==> run K <==
==> flow/design.v (excerpt) <==
module ArquitecturaHybridARMIPS(input logic clk, reset,
										  output logic [31:0] imem_addr,
										  input logic [31:0] imem_rdata,
										  output logic [31:0] mem_addr,
										  output logic dmem_we,
										  output logic [31:0] dmem_wdata,
										  input logic [31:0] dmem_rdata,
										  output logic pmem_we,
										  output logic [1:0] pmem_wdata,
										  input logic [1:0] pmem_rdata,
										  output logic rf_we,
										  output logic [3:0] rf_waddr,
										  output logic [31:0] rf_wdata);
	logic enable;
	logic [31:0] inDE, PC, DataWrite, PCalu, IOIn, outFE;
	logic [3:0] Rd;
	logic PCSrc, RegWrite;
	logic [117:0] outDE, inEXE;
	logic [74:0] outEXE, inMEM;
	logic [104:0] outMEM, inWB;
	assign enable = 1'b1;
	assign IOIn = 32'b0;
	assign imem_addr = PC;
	assign mem_addr = inMEM[31:0];
	assign dmem_we = inMEM[72];
	assign dmem_wdata = inMEM[63:32];
	assign pmem_we = inMEM[73];
	assign pmem_wdata = inMEM[33:32];
	assign rf_we = RegWrite;
	assign rf_waddr = Rd;
	assign rf_wdata = DataWrite;
  ...
export LEC_CHECK = 0
export CAP_MARGIN = 20
export CORE_MARGIN = 2
export CORE_UTILIZATION = 72
export CTS_CLUSTER_SIZE = 49
export MAX_ROUTING_LAYER = met4
export PLACE_DENSITY_LB_ADDON = 0.01
export SETUP_SLACK_MARGIN = 4.12
export SLEW_MARGIN = 20
export TNS_END_PERCENT = 5
create_clock -name core_clock -period 13.9 [get_ports {clk}]
run.sh (not shown) runs the stock make flow with config.mk's settings and CLKGATE_MAP_FILE=.
==> inputs of run Y, as changes to run K <==
==> flow/config.mk (replaced) <==
export PLATFORM = sky130hd
export DESIGN_NAME = ArquitecturaHybridARMIPS
export DESIGN_NICKNAME = ArquitecturaHybridARMIPS
export VERILOG_FILES = /design/flow/design.v
export SDC_FILE = /design/flow/constraint.sdc
export NUM_CORES = 4
export LEC_CHECK = 0
export ABC_AREA = 1
export CAP_MARGIN = 20
export CORE_MARGIN = 2
export CORE_UTILIZATION = 68
export CTS_CLUSTER_SIZE = 15
export SLEW_MARGIN = 20
==> flow/constraint.sdc (replaced) <==
create_clock -name core_clock -period 6.33 [get_ports {clk}]
set_input_delay 1.2660 -clock core_clock [delete_from_list [all_inputs] [get_ports {clk}]]
set_output_delay 1.2660 -clock core_clock [all_outputs]
set_load 0.01 [all_outputs]
==> results.cfg <==
; generated from flow reports
[status]
error = [ERROR GRT-0232] Routing congestion too high. Check the congestion heatmap in the GUI.
failed_stage = 5_1_grt
status = did not finish

[global_route]
grt.total_usage_pct = 81.8
That was run K.
==> results.cfg <==
; flow metrics
[status]
so_faults = setup timing
status = complete, but fails checks

[sta]
setup_slack_ns = -6.36
setup_viol = 30
That was run Y.

---

==> delta: inputs <==
Starting RTL as in the previous note.
make LEC_CHECK=0 ABC_AREA=0 CAP_MARGIN=40 CELL_PAD_IN_SITES_DETAIL_PLACEMENT=1 CORE_ASPECT_RATIO=1.42 CORE_MARGIN=2 CORE_UTILIZATION=40 CTS_CLUSTER_DIAMETER=307 GPL_ROUTABILITY_DRIVEN=0 HOLD_SLACK_MARGIN=0.2 MAX_ROUTING_LAYER=met4 MIN_ROUTING_LAYER=met2 PLACE_DENSITY=0.83 SLEW_MARGIN=0 finish   # period 7.77 ns
==> inputs of raven, as changes to delta <==
==> flow/config.mk (replaced) <==
export PLATFORM = sky130hd
export DESIGN_NAME = ArquitecturaHybridARMIPS
export DESIGN_NICKNAME = ArquitecturaHybridARMIPS
export VERILOG_FILES = /design/flow/design.v
export SDC_FILE = /design/flow/constraint.sdc
export NUM_CORES = 4
export LEC_CHECK = 0
export CAP_MARGIN = 20
export CORE_MARGIN = 5
export CORE_UTILIZATION = 27
export SLEW_MARGIN = 20
==> flow/constraint.sdc (replaced) <==
create_clock -name core_clock -period 16.3 [get_ports {clk}]
set_input_delay 3.2600 -clock core_clock [delete_from_list [all_inputs] [get_ports {clk}]]
set_output_delay 3.2600 -clock core_clock [all_outputs]
set_load 0.01 [all_outputs]
==> inputs of willow, as changes to delta <==
==> flow/config.mk (replaced) <==
export PLATFORM = sky130hd
export DESIGN_NAME = ArquitecturaHybridARMIPS
export DESIGN_NICKNAME = ArquitecturaHybridARMIPS
export VERILOG_FILES = /design/flow/design.v
export SDC_FILE = /design/flow/constraint.sdc
export NUM_CORES = 4
export LEC_CHECK = 0
export ABC_AREA = 0
export CAP_MARGIN = 20
export CELL_PAD_IN_SITES_DETAIL_PLACEMENT = 0
export CORE_ASPECT_RATIO = 1.01
export CORE_MARGIN = 2
export CORE_UTILIZATION = 61
export CTS_CLUSTER_SIZE = 77
export GPL_TIMING_DRIVEN = 1
export MAX_ROUTING_LAYER = met5
export SETUP_SLACK_MARGIN = 1.96
export SLEW_MARGIN = 20
export TNS_END_PERCENT = 20
==> flow/constraint.sdc (replaced) <==
create_clock -name core_clock -period 7.75 [get_ports {clk}]
set_input_delay 1.5500 -clock core_clock [delete_from_list [all_inputs] [get_ports {clk}]]
set_output_delay 1.5500 -clock core_clock [all_outputs]
set_load 0.01 [all_outputs]
==> results.tsv <==
metric	value	unit
met1 layer usage reported by global route	62.58	%
GRT busiest layer	met2	
total die size	0.08408	sq mm
placed instance area	0.05366	sq mm
checks that blocked a clean result	negative setup slack	
run status	finished with violations	
global router's overall resource usage	55.72	%
# setup viols final	27	
slack of the critical path	-5.257	ns
# the run above: willow

==> results.tsv <==
metric	value	unit
run status	finished clean	
Peak VDD IR	97.18	uV
total die size	0.1935	sq mm
count of buffers not belonging to the clock network in the layout	355	
Commonest cells post-synth	sky130_fd_sc_hd__nor2_1 (796), sky130_fd_sc_hd__nand2_1 (754), sky130_fd_sc_hd__edfxtp_1 (512)	
met1 layer usage reported by global route	26.92	%
total congestion overflow	0	
slack of the critical path	1.179	ns
proportion of netlist area held by the largest area contributor	30.82	%
share of final layout cell area taken by non-clock buffers	5.688	%
GRT busiest layer	met2	
# setup viols final	0	
# the run above: raven

==> results.tsv <==
metric	value	unit
placed instance area	0.05456	sq mm
stage where the run ended	global routing	
cells resized by post-CTS repair	62	
run status	did not finish	
GRT busiest layer	met3	
total die size	0.1276	sq mm
met1 layer usage reported by global route	0	%
first error	[ERROR GRT-0116] Global routing finished with congestion. Check the congestion regions in the DRC Viewer.	
# the run above: delta


---

==> harbor: inputs <==
ArquitecturaHybridARMIPS again, from the RTL that the note above started with.
clock: 6.26 ns
lec_check: 0
abc_area: 1
cap_margin: 20
core_margin: 2
core_utilization: 72
cts_cluster_diameter: 26
cts_cluster_size: 15
hold_slack_margin: 0.29
place_density_lb_addon: 0.13
setup_slack_margin: 1.83
slew_margin: 20
==> garnet: changes against harbor <==
Settings changed: ABC_AREA 1 to unset, CELL_PAD_IN_SITES_GLOBAL_PLACEMENT set to 0, CORE_ASPECT_RATIO set to 0.54, CORE_MARGIN 2 to 5, CORE_UTILIZATION 72 to 21, CTS_CLUSTER_DIAMETER 26 to unset, CTS_CLUSTER_SIZE 15 to 53, GPL_ROUTABILITY_DRIVEN set to 1, HOLD_SLACK_MARGIN 0.29 to 0.13, PLACE_DENSITY set to 0.69, PLACE_DENSITY_LB_ADDON 0.13 to unset, SETUP_SLACK_MARGIN 1.83 to 4.69, TNS_END_PERCENT set to 50.
==> flow/constraint.sdc (replaced) <==
create_clock -name core_clock -period 24.0 [get_ports {clk}]
set_input_delay 4.8000 -clock core_clock [delete_from_list [all_inputs] [get_ports {clk}]]
set_output_delay 4.8000 -clock core_clock [all_outputs]
set_load 0.01 [all_outputs]
==> summary of the runs <==
garnet completed with no timing, DRC or antenna violations. harbor failed in global routing.
Against harbor, the synthesized cell count of garnet is lower by 15%.
Synthesized area: harbor is lower than garnet (about 3%).
In harbor the die size is lower than in garnet, by 72%.
==> figures <==
                                                                                      harbor          garnet
Post-synthesis instance area                                                       48300 um^2      49900 um^2
Placer Congestion                                                                        1.11            1.08
Post-synthesis average cell area                                                    7.70 um^2       9.37 um^2
Cell Count Post-Placement                                                                7066            8315
Post-synthesis xor/xnor area fraction                                                 0.00725         0.00790
Post-Place Setup Slack                                                               -6.37 ns         8.03 ns
Simple-gate share of the synthesized area                                               0.229           0.200
Die span in y                                                                          263 um          368 um
Result of the run                                                   aborted with a tool error  finished clean
Failing step                                                                   global routing               -
Setup bufs post-CTS                                                                        18               0
Placeable Area                                                                     66100 um^2     236000 um^2
Cell area after placement                                                          52000 um^2      55000 um^2
MUX share of area                                                                           0           0.121
Share of synthesized cell area in and-or and or-and compound cells                      0.167           0.129
CTS H-tree depth                                                                            4               3
Post-Syn Nets                                                                            6459            5507

---

==> run a <==
Starting RTL as in the previous note.
## ArquitecturaHybridARMIPS
module ArquitecturaHybridARMIPS(input logic clk, reset,
										  output logic [31:0] imem_addr,
										  input logic [31:0] imem_rdata,
										  output logic [31:0] mem_addr,
										  output logic dmem_we,
										  output logic [31:0] dmem_wdata,
										  input logic [31:0] dmem_rdata,
										  output logic pmem_we,
										  output logic [1:0] pmem_wdata,
										  input logic [1:0] pmem_rdata,
										  output logic rf_we,
										  output logic [3:0] rf_waddr,
										  output logic [31:0] rf_wdata);
	logic enable;
	logic [31:0] inDE, PC, DataWrite, PCalu, IOIn, outFE;
	logic [3:0] Rd;
	logic PCSrc, RegWrite;
	logic [117:0] outDE, inEXE;
	logic [74:0] outEXE, inMEM;
	logic [104:0] outMEM, inWB;
	assign enable = 1'b1;
	assign IOIn = 32'b0;
	assign imem_addr = PC;
	assign mem_addr = inMEM[31:0];
	assign dmem_we = inMEM[72];
	assign dmem_wdata = inMEM[63:32];
	assign pmem_we = inMEM[73];
	assign pmem_wdata = inMEM[33:32];
	assign rf_we = RegWrite;
	assign rf_waddr = Rd;
	assign rf_wdata = DataWrite;
	Fetch #(32) IF (clk, reset, PCSrc,
		  		   DataWrite,
				   imem_rdata,
				   outFE, PC);
	Decode #(32) DE (inDE, PC, DataWrite,
					 Rd,
					 clk, reset, RegWrite,
					 outDE[95:64], outDE[63:32], outDE[31:0],  
					 outDE[99:96],  
					 outDE[100], outDE[101], outDE[102], outDE[103], outDE[104],  
					 outDE[105], outDE[106], outDE[107], outDE[108],   
					 outDE[112:109],  
					 outDE[115:113],  
					 outDE[117:116]);  
	Execute #(32) EXE (inEXE[100], inEXE[101], inEXE[102], inEXE[103], inEXE[104],  
					  inEXE[105], inEXE[106], inEXE[107], inEXE[108],  
					  clk, reset,
					  inEXE[117:116],  
					  inEXE[112:109],  
					  inEXE[115:113],  
					  inEXE[95:64], inEXE[63:32], inEXE[31:0],  
					  inEXE[99:96],  
  ...
make LEC_CHECK=0 ABC_AREA=0 CAP_MARGIN=20 CELL_PAD_IN_SITES_DETAIL_PLACEMENT=0 CORE_ASPECT_RATIO=1.97 CORE_MARGIN=10 CORE_UTILIZATION=41 CTS_CLUSTER_DIAMETER=25 CTS_CLUSTER_SIZE=50 GPL_ROUTABILITY_DRIVEN=0 GPL_TIMING_DRIVEN=1 MAX_ROUTING_LAYER=met5 MIN_ROUTING_LAYER=met2 PLACE_DENSITY=0.77 SLEW_MARGIN=20 TNS_END_PERCENT=20 finish   # period 10.3 ns
==> inputs of run b, as changes to run a <==
Settings changed: ABC_AREA 0 to default, CELL_PAD_IN_SITES_DETAIL_PLACEMENT 0 to 1, CORE_ASPECT_RATIO 1.97 to 0.73, CORE_MARGIN 10 to 2, CORE_UTILIZATION 41 to 40, CTS_CLUSTER_DIAMETER 25 to 280, CTS_CLUSTER_SIZE 50 to default, GPL_ROUTABILITY_DRIVEN 0 to default, GPL_TIMING_DRIVEN 1 to default, HOLD_SLACK_MARGIN from default to 0.2, MAX_ROUTING_LAYER met5 to default, MIN_ROUTING_LAYER met2 to default, PLACE_DENSITY 0.77 to default, TNS_END_PERCENT 20 to default.
==> flow/constraint.sdc (replaced) <==
create_clock -name core_clock -period 20.8 [get_ports {clk}]
set_input_delay 4.1600 -clock core_clock [delete_from_list [all_inputs] [get_ports {clk}]]
set_output_delay 4.1600 -clock core_clock [all_outputs]
set_load 0.01 [all_outputs]
==> inputs of run c, as changes to run a <==
Settings changed: ABC_AREA 0 to default, CAP_MARGIN 20 to 0, CELL_PAD_IN_SITES_DETAIL_PLACEMENT 0 to default, CORE_ASPECT_RATIO 1.97 to default, CORE_MARGIN 10 to 2, CORE_UTILIZATION 41 to 72, CTS_CLUSTER_DIAMETER 25 to default, CTS_CLUSTER_SIZE 50 to default, GPL_ROUTABILITY_DRIVEN 0 to default, GPL_TIMING_DRIVEN 1 to default, MAX_ROUTING_LAYER met5 to default, MIN_ROUTING_LAYER met2 to default, PLACE_DENSITY 0.77 to 0.42, TNS_END_PERCENT 20 to 50.
==> flow/constraint.sdc (replaced) <==
create_clock -name core_clock -period 6.49 [get_ports {clk}]
set_input_delay 1.2980 -clock core_clock [delete_from_list [all_inputs] [get_ports {clk}]]
set_output_delay 1.2980 -clock core_clock [all_outputs]
set_load 0.01 [all_outputs]
==> comparison <==
- Run b completed without violations. Run c aborted during global routing (5_1_grt) (GRT-0116). Run a stopped in global routing (5_1_grt), error GRT-0116.
- Synthesized area is the same in run a and run c.
- Die size: run c < run b < run a.
- Synthesized cell count is the same in run b and run a.
==> figures <==
| metric | run a | run b | run c |
|---|---|---|---|
| Rows | 179 | 110 | 96 |
| H-tree depth | 4 | 3 | 3 |
| Chip footprint | 137000 um^2 | 128000 um^2 | 71400 um^2 |
| Top-count cell post-synth | sky130_fd_sc_hd__nor2_1 | sky130_fd_sc_hd__nor2_1 | sky130_fd_sc_hd__nor2_1 |
| Synthesized-area fraction occupied by ao, oa, aoi and oai cells | 12.9% | 12.9% | 12.9% |
| DP HPWL | 152 mm | 193 mm | 146 mm |
| Final weighted congestion in routability-driven placement | - | 1.07 | 1.26 |
| CTS buffer count | 138 | 90 | 83 |
| Core utilization before placement | 41.3% | 40.4% | 72.7% |
| DIE HEIGHT | 510 um | 306 um | 267 um |
| Die W | 269 um | 417 um | 267 um |
| Cell area after placement | 53500 um^2 | 52900 um^2 | 53800 um^2 |
| Number of setup buffers added after CTS | 2 | 0 | 8 |
| Core Region | 121000 um^2 | 123000 um^2 | 68600 um^2 |
| Resized cells post-CTS | 18 | 0 | 100 |
| Result of the run | stopped before the end | timing/DRC/antenna clean | stopped before the end |
| Stage where the flow stopped | global routing (5_1_grt) | - | global routing (5_1_grt) |
| Post-placement worst setup slack | -2810 ps | 4830 ps | -6300 ps |
| Instance count after placement with tap cells included | 6744 | 6732 | 6268 |
| Netlist Area Pre-Place | 49900 um^2 | 49900 um^2 | 49900 um^2 |
| Biggest area consumer among synthesized cells | sky130_fd_sc_hd__edfxtp_1 | sky130_fd_sc_hd__edfxtp_1 | sky130_fd_sc_hd__edfxtp_1 |
